Setup of job 6405:
Design ALU_TOP, start of the top module:
module ALU_TOP #(parameter width = 16)(
    input [width - 1:0] A,
    input [width - 1:0] B,
    input [3:0] ALU_FUN,
    input clk,rst,
    output  [width - 1:0] Arith_OUT,
    output  Carry_OUT,
    output  Arith_Flag,
    output  [width - 1:0] Logic_OUT,
    output  Logic_Flag,
    output  [width - 1:0] CMP_OUT,
    output  CMP_Flag,
    output  [width - 1:0] Shift_OUT,
    output  Shift_Flag
    );
wire [3:0] enables;
decoder d0 (ALU_FUN[3:2],enables);
ARITHMATIC_UNIT #(width) d1 (A,B,ALU_FUN[1:0],clk,rst,enables[3],Arith_OUT,Carry_OUT,Arith_Flag);
Logic_Unit #(width) d2 (A,B,ALU_FUN[1:0],clk,rst,enables[2],Logic_OUT,Logic_Flag);
CMP_Unit #(width) d3 (A,B,ALU_FUN[1:0],clk,rst,enables[1],CMP_OUT,CMP_Flag);
Shift_Unit #(width) d4 (A,B,ALU_FUN[1:0],clk,rst,enables[0],Shift_OUT,Shift_Flag);
endmodule
Settings: LEC_CHECK=0, CAP_MARGIN=5, CELL_PAD_IN_SITES_DETAIL_PLACEMENT=2, CORE_ASPECT_RATIO=0.51, CORE_MARGIN=4, CORE_UTILIZATION=40, CTS_CLUSTER_SIZE=64, HOLD_SLACK_MARGIN=-0.02, MAX_ROUTING_LAYER=met4, MIN_ROUTING_LAYER=met2, SLEW_MARGIN=10, TNS_END_PERCENT=75; clock period 19.6 ns.
run.sh (not shown) runs the stock make flow with config.mk's settings and CLKGATE_MAP_FILE=.
Job 6405 got as far as detailed placement (3_5_place_dp), where a tool error ended the run.
diff inputs: job 6405 => job 3555
# job 6405
export LEC_CHECK = 0
export CAP_MARGIN = 5
export CELL_PAD_IN_SITES_DETAIL_PLACEMENT = 2
export CORE_ASPECT_RATIO = 0.51
export CORE_MARGIN = 4
export CORE_UTILIZATION = 40
export CTS_CLUSTER_SIZE = 64
export HOLD_SLACK_MARGIN = -0.02
export MAX_ROUTING_LAYER = met4
export MIN_ROUTING_LAYER = met2
export SLEW_MARGIN = 10
export TNS_END_PERCENT = 75
create_clock -name core_clock -period 19.6 [get_ports {clk}]
# job 3555
export LEC_CHECK = 0
export CAP_MARGIN = 20
export CORE_MARGIN = 2
export CORE_UTILIZATION = 58
export SLEW_MARGIN = 20
create_clock -name core_clock -period 27.2 [get_ports {clk}]
==> results <==
Job 6405 -> job 3555: number of top-level design ports flat. Job 3555 ran in full, but the layout does not pass; the checks complain about negative setup slack. Diff job 3555..job 6405 | count of library flops with an enable pin | unchanged. [job 3555 vs job 6405] floorplan-stage core utilization: higher in job 3555. Going from job 6405 to job 3555, total core area shrank by more than a quarter. Delta (job 3555 minus job 6405): vertical extent of the die higher, xor and xnor fraction of the mapped netlist area now sits at about the same level. Job 3555 vs. job 6405: mux cell area share after synthesis barely changed, area fraction in and, or, nand and nor cells after synthesis barely changed, area share of fa/ha/maj cells after synthesis barely changed, die area dropped 15000 sq um. Cmp job 6405 and job 3555 / horizontal die dimension / lower: job 3555.
Modified inputs, job 6930 compared to job 3555
# job 3555
export LEC_CHECK = 0
export CAP_MARGIN = 20
export CORE_MARGIN = 2
export CORE_UTILIZATION = 58
export SLEW_MARGIN = 20
create_clock -name core_clock -period 27.2 [get_ports {clk}]
# job 6930
export LEC_CHECK = 0
export CAP_MARGIN = 20
export CORE_MARGIN = 2
export CORE_UTILIZATION = 71
export PLACE_DENSITY = 0.36
export SLEW_MARGIN = 20
create_clock -name core_clock -period 12.0 [get_ports {clk}]
[summary]
Floorplan die area (job 6930 vs. job 3555) decreases by more than 10%
Looking at job 3555 and job 6930, the number of enable-type register cells in the synthesized netlist is a wash.
| half-perimeter wire length of the detailed placement result | job 6930 vs job 3555 | worse |
No final results exist for job 6930, since it was stopped by error DPL-0038 during clock tree synthesis (4_1_cts).
On area of the synthesized netlist per yosys stat, job 3555 and job 6930 are basically level.
[compare] base=job 3555 new=job 6930: total of buffers placed on input and output ports level; core utilization before placement moved up; placer congestion estimate moved up.
Relative to job 6930, the following input files were edited for job 5635:
# job 6930
export LEC_CHECK = 0
export CAP_MARGIN = 20
export CORE_MARGIN = 2
export CORE_UTILIZATION = 71
export PLACE_DENSITY = 0.36
export SLEW_MARGIN = 20
create_clock -name core_clock -period 12.0 [get_ports {clk}]
# job 5635
export LEC_CHECK = 0
export CAP_MARGIN = 20
export CORE_MARGIN = 2
export CORE_UTILIZATION = 59
export SLEW_MARGIN = 20
create_clock -name core_clock -period 18.1 [get_ports {clk}]
Findings:
- | job 5635 | all stages done | FAIL | negative setup slack |
- Job 5635 — die width about 9% higher, job 6930 as reference
- Diff job 5635..job 6930 | yosys synthesis chip area | unchanged
- Compared with job 6930, job 5635 shows HPWL after detailed placement that has gone down by more than 10%.
- Floorplan utilization: job 5635 vs job 6930 down 12 points
- Compare job 6930 and job 5635 | placement-stage worst setup slack higher: job 5635
- Die size was higher in job 5635 than in job 6930.
- Standard cell area after detailed placement across job 6930 and job 5635: no real change.

---

ALU_TOP again, from the RTL that the note above started with.
clock: 33.0 ns
lec_check: 0
abc_area: 1
cap_margin: 20
cell_pad_in_sites_global_placement: 1
core_aspect_ratio: 0.5
core_margin: 7
core_utilization: 60
cts_cluster_diameter: 287
cts_cluster_size: 100
slew_margin: 40
tns_end_percent: 5
==> next run, changes <==
ABC_AREA = unset   (was 1)
CELL_PAD_IN_SITES_GLOBAL_PLACEMENT = 3   (was 1)
CORE_ASPECT_RATIO = unset   (was 0.5)
CORE_MARGIN = 4   (was 7)
CORE_UTILIZATION = 40   (was 60)
SLEW_MARGIN = 0   (was 40)
=>
- design area is higher by 5.0%
- global-route usage came out lower by 3.2 points
- routed wire length rises by 24%
- total power is higher by 14%
- cell count is lower by 2.5%
==> next run, changes <==
CELL_PAD_IN_SITES_GLOBAL_PLACEMENT = unset   (was 3)
CORE_MARGIN = 2   (was 4)
CORE_UTILIZATION = 68   (was 40)
CTS_CLUSTER_DIAMETER = unset   (was 287)
CTS_CLUSTER_SIZE = unset   (was 100)
SLEW_MARGIN = 20   (was 0)
TNS_END_PERCENT = unset   (was 5)
clock period = 16.8 ns   (was 33.0 ns; I/O delays follow)
=> The new run failed in clock tree synthesis; synthesized cell count does not change; die area falls by 43%; area after synthesis stays the same.

---

== fjord ==
Starting RTL as in the previous note.
export LEC_CHECK = 0
export ABC_AREA = 1
export CAP_MARGIN = 20
export CORE_MARGIN = 2
export CORE_UTILIZATION = 72
export CTS_CLUSTER_DIAMETER = 27
export CTS_CLUSTER_SIZE = 72
export PLACE_DENSITY = 0.37
export SETUP_SLACK_MARGIN = -0.79
export SLEW_MARGIN = 40
create_clock -name core_clock -period 16.8 [get_ports {clk}]
fjord did not make it past global routing, where a tool error ended it.
> inputs changed (fjord -> garnet)
==> flow/config.mk <==
export PLATFORM = sky130hd
export DESIGN_NAME = ALU_TOP
export DESIGN_NICKNAME = ALU_TOP
export VERILOG_FILES = /design/flow/design.v
export SDC_FILE = /design/flow/constraint.sdc
export NUM_CORES = 4
export LEC_CHECK = 0
export CAP_MARGIN = 20
export CORE_MARGIN = 2
export CORE_UTILIZATION = 40
export SETUP_SLACK_MARGIN = 4.62
export SLEW_MARGIN = 20
==> flow/constraint.sdc <==
create_clock -name core_clock -period 32.5 [get_ports {clk}]
set_input_delay 6.5000 -clock core_clock [delete_from_list [all_inputs] [get_ports {clk}]]
set_output_delay 6.5000 -clock core_clock [all_outputs]
set_load 0.01 [all_outputs]
Notes after the runs:
garnet finished end to end and its layout was clean on timing, DRC and antenna.
On share of synthesized area occupied by flip-flops and latches, garnet tracks fjord almost exactly.
garnet: synthesized cell count lower than fjord
Reported for garnet and fjord, maximum buffer depth of the clock tree turned out identical to the last digit.
In garnet, the distinct cell type count after synthesis came out 29 above the value in fjord.
For overall die width, dividing the value from fjord by the value from garnet gives 0.75.
Delta (garnet minus fjord): half-perimeter wire length after detailed placement decreased by about 10% relative to the old numbers; worst slack after detailed placement increased by 11.48 ns relative to the old numbers; post-synth area from yosys stat increased by 0.69% relative to the old numbers.
What willow does differently from garnet at the input level:
--- a/flow/config.mk
+++ b/flow/config.mk
@@ -7,6 +7,7 @@
 export LEC_CHECK = 0
+export ABC_AREA = 1
 export CAP_MARGIN = 20
 export CORE_MARGIN = 2
-export CORE_UTILIZATION = 40
-export SETUP_SLACK_MARGIN = 4.62
+export CORE_UTILIZATION = 67
+export CTS_CLUSTER_SIZE = 98
 export SLEW_MARGIN = 20
==> flow/constraint.sdc <==
create_clock -name core_clock -period 33.0 [get_ports {clk}]
set_input_delay 6.6000 -clock core_clock [delete_from_list [all_inputs] [get_ports {clk}]]
set_output_delay 6.6000 -clock core_clock [all_outputs]
set_load 0.01 [all_outputs]
Results
[compare] base=garnet new=willow: synthesized area lost 110 um^2; total wire length lost 15%; portion of the clock cycle consumed by the worst path in the final layout picked up an extra 0.66 points. Compared with garnet, willow shows a number of tap cells added at floorplan that is 208 lower. Note that the number of gates on the worst path with buffers counted recorded for willow amounts to 1.8 times the value seen in garnet. Floorplan utilization | willow above garnet. Run comparison: willow uppermost metal layer occupied by signal nets met4; garnet uppermost metal layer occupied by signal nets met5.
[inputs] pepper vs willow
--- a/flow/config.mk
+++ b/flow/config.mk
@@ -9,5 +9,8 @@
 export CAP_MARGIN = 20
-export CORE_MARGIN = 2
-export CORE_UTILIZATION = 67
-export CTS_CLUSTER_SIZE = 98
-export SLEW_MARGIN = 20
+export CELL_PAD_IN_SITES_GLOBAL_PLACEMENT = 1
+export CORE_MARGIN = 4
+export CORE_UTILIZATION = 48
+export CTS_CLUSTER_DIAMETER = 287
+export CTS_CLUSTER_SIZE = 100
+export SLEW_MARGIN = 0
+export TNS_END_PERCENT = 5
==> comparison <==
Summary: with willow as the reference, worst supply voltage drop on vdd in pepper moved down by more than a quarter.
Comparing the two runs side by side, pepper comes out behind willow on hold slack.
pepper ends up with a share of total power in combinational logic that is 0.6 points higher than in willow.
On pepper: worst setup slack is 0.43 ns higher than what willow gave.
When pepper is set beside willow, its growth of design area from synthesis to finish turns out to be 1.4 points larger.
Sort willow and pepper by sum of routed wire length over all layers, ascending, and willow comes first.
What tundra does differently from pepper at the input level:
--- a/flow/config.mk
+++ b/flow/config.mk
@@ -11,6 +11,6 @@
 export CORE_MARGIN = 4
-export CORE_UTILIZATION = 48
+export CORE_UTILIZATION = 60
 export CTS_CLUSTER_DIAMETER = 287
 export CTS_CLUSTER_SIZE = 100
-export SLEW_MARGIN = 0
+export SLEW_MARGIN = 40
 export TNS_END_PERCENT = 5
### Flow results
Per the final summary, tundra finished and its layout is clean on timing, DRC and antenna. The via count of the first global-routing pass number comes out lower for pepper vs tundra. For tundra, the launch point of the critical path was A[15], unlike pepper, where it was B[0]. Between pepper and tundra, routed wire length decreased. pepper → tundra: total number of vias climbed 2.8%; cell area -about 0.4%; number of clock-tree buffers in the layout saw a decrease.
Input changes introduced in ember (baseline for comparison: tundra):
==> flow/config.mk <==
export PLATFORM = sky130hd
export DESIGN_NAME = ALU_TOP
export DESIGN_NICKNAME = ALU_TOP
export VERILOG_FILES = /design/flow/design.v
export SDC_FILE = /design/flow/constraint.sdc
export NUM_CORES = 4
export LEC_CHECK = 0
export CAP_MARGIN = 20
export CELL_PAD_IN_SITES_GLOBAL_PLACEMENT = 1
export CORE_ASPECT_RATIO = 0.54
export CORE_MARGIN = 3
export CORE_UTILIZATION = 40
export GPL_ROUTABILITY_DRIVEN = 0
export SETUP_SLACK_MARGIN = 5.0
export SLEW_MARGIN = 20
==> comparison <==
Compared to tundra, ember has simple-gate area share of the yosys netlist 3.8 points lower.
| overall die area | higher: ember |
Against tundra as the reference, ember delivers a higher critical path required time.
For the area growth from synthesis to layout, ember came in 17 points higher than tundra did.
From tundra to ember the numbers moved as follows: slew at the pin with the worst max-slew slack increased 0.15 ns; leakage power total decreased 3.7%.
Taking ember as 1.0, tundra lands at 0.52 on non-clock buffer count.
Higher routed length per instance was reported by ember, not tundra.
Setup WNS tundra -> ember: better
Top routing layer in use: met5 -> ember, met4 -> tundra
Overall global routing resource usage down 1.8 points in ember wrt tundra
Measured against tundra, the synthesized instance count of ember comes out at 0.880 times the reference value.

---

run 1:
Starting RTL as in the previous note.
export LEC_CHECK = 0
export CAP_MARGIN = 20
export CORE_MARGIN = 2
export CORE_UTILIZATION = 40
export MAX_ROUTING_LAYER = met4
export SLEW_MARGIN = 10
export TNS_END_PERCENT = 75
create_clock -name core_clock -period 33.0 [get_ports {clk}]
--- input diff run 1..run 2 ---
- CELL_PAD_IN_SITES_GLOBAL_PLACEMENT newly set to 1
- CTS_CLUSTER_SIZE newly set to 83
- TNS_END_PERCENT removed (was 75)
- SLEW_MARGIN changed from 10 to 20
- CTS_CLUSTER_DIAMETER newly set to 161
- CORE_ASPECT_RATIO newly set to 0.51
- MAX_ROUTING_LAYER changed from met4 to met5
- GPL_ROUTABILITY_DRIVEN newly set to 0
- CORE_MARGIN changed from 2 to 3
- SETUP_SLACK_MARGIN newly set to 5.0
Notes after the runs:
Placeable core region: run 2 better than run 1. Run 1 -> run 2: portion of total power attributed to the clock network flat. Summary of run 2 over run 1: via count has increased; die size has increased; area overhead of the layout relative to synthesis has increased. Between run 1 and run 2, tally of filler cells in the layout is lower for run 2, run 1 comes in above that. Looking at first-pass GRT wire length across both flows, run 2 is the weaker of the two, with run 1 ahead.
Inputs modified between run 2 and run 3:
- removing CTS_CLUSTER_DIAMETER (formerly 161)
- changing CORE_ASPECT_RATIO from 0.51 to 0.54
- changing CELL_PAD_IN_SITES_GLOBAL_PLACEMENT from 1 to 2
- changing GPL_ROUTABILITY_DRIVEN from 0 to 1
- removing MAX_ROUTING_LAYER (formerly met5)
==> results <==
- Summary — final worst setup slack, run 3 relative to run 2: lower, by 0.61 ns.
- Summary of run 3 over run 2: top achievable clock speed decreased by about 2% relative to the old numbers, peak per-stage delay on the critical path increased by 0.13 ns relative to the old numbers.
- Compared with run 2, run 3 degrades minimum clock period.
The following lists how run 4 was set up differently from run 3:
- a deleted CELL_PAD_IN_SITES_GLOBAL_PLACEMENT that had been 2
- a deleted CORE_ASPECT_RATIO that had been 0.54
- a change of CORE_MARGIN from 3 to 2
- a change of CORE_UTILIZATION from 40 to 20
- a deleted GPL_ROUTABILITY_DRIVEN that had been 1
- a deleted CTS_CLUSTER_SIZE that had been 83
- a deleted SETUP_SLACK_MARGIN that had been 5.0
- a change of the clock period (ns, I/O delays scaled along) from 33.0 to 32.5
### Flow results
Run 4 vs. run 3: global-route total usage across every layer fell 18 points, signed area change from the synthesized netlist to the final layout lower.
Looking only at wire length on met3, and setting everything else aside, the higher value of run 3 and run 4 goes to run 3.
| sequential power | run 4 vs run 3 | about 2% higher |

---

## alpha
ALU_TOP again, from the RTL that the note above started with.
clock: 39.8 ns
lec_check: 0
abc_area: 1
cap_margin: 5
cell_pad_in_sites_global_placement: 0
core_aspect_ratio: 0.84
core_margin: 2
core_utilization: 65
max_routing_layer: met4
slew_margin: 20
tns_end_percent: 5
Per the final summary, alpha finished and its layout is clean on timing, DRC and antenna.
#### Input delta (beta over alpha)
==> flow/config.mk <==
export PLATFORM = sky130hd
export DESIGN_NAME = ALU_TOP
export DESIGN_NICKNAME = ALU_TOP
export VERILOG_FILES = /design/flow/design.v
export SDC_FILE = /design/flow/constraint.sdc
export NUM_CORES = 4
export LEC_CHECK = 0
export CAP_MARGIN = 20
export CORE_MARGIN = 2
export CORE_UTILIZATION = 40
export SLEW_MARGIN = 20
==> flow/constraint.sdc <==
create_clock -name core_clock -period 33.0 [get_ports {clk}]
set_input_delay 6.6000 -clock core_clock [delete_from_list [all_inputs] [get_ports {clk}]]
set_output_delay 6.6000 -clock core_clock [all_outputs]
set_load 0.01 [all_outputs]
### Flow results
beta completed every stage of the flow, and the final layout passed the timing, DRC and antenna checks. Delta(part of the power in combinational logic, beta - alpha) > 0. Delta (beta minus alpha): via count of the routed design now larger, total power consumption of the routed design now sits higher, cell count listed in synth_stat.txt decreased by 286 relative to the old numbers. Compared beta vs alpha, and clock group share of total power is down in beta. Re weighted congestion reported at the end of routability-driven placement: alpha and beta aren't equal, and the higher value belongs to alpha. Routed wire in beta totals more than in alpha.
Power figures rest on the tool's default switching activity, not on a simulated workload.
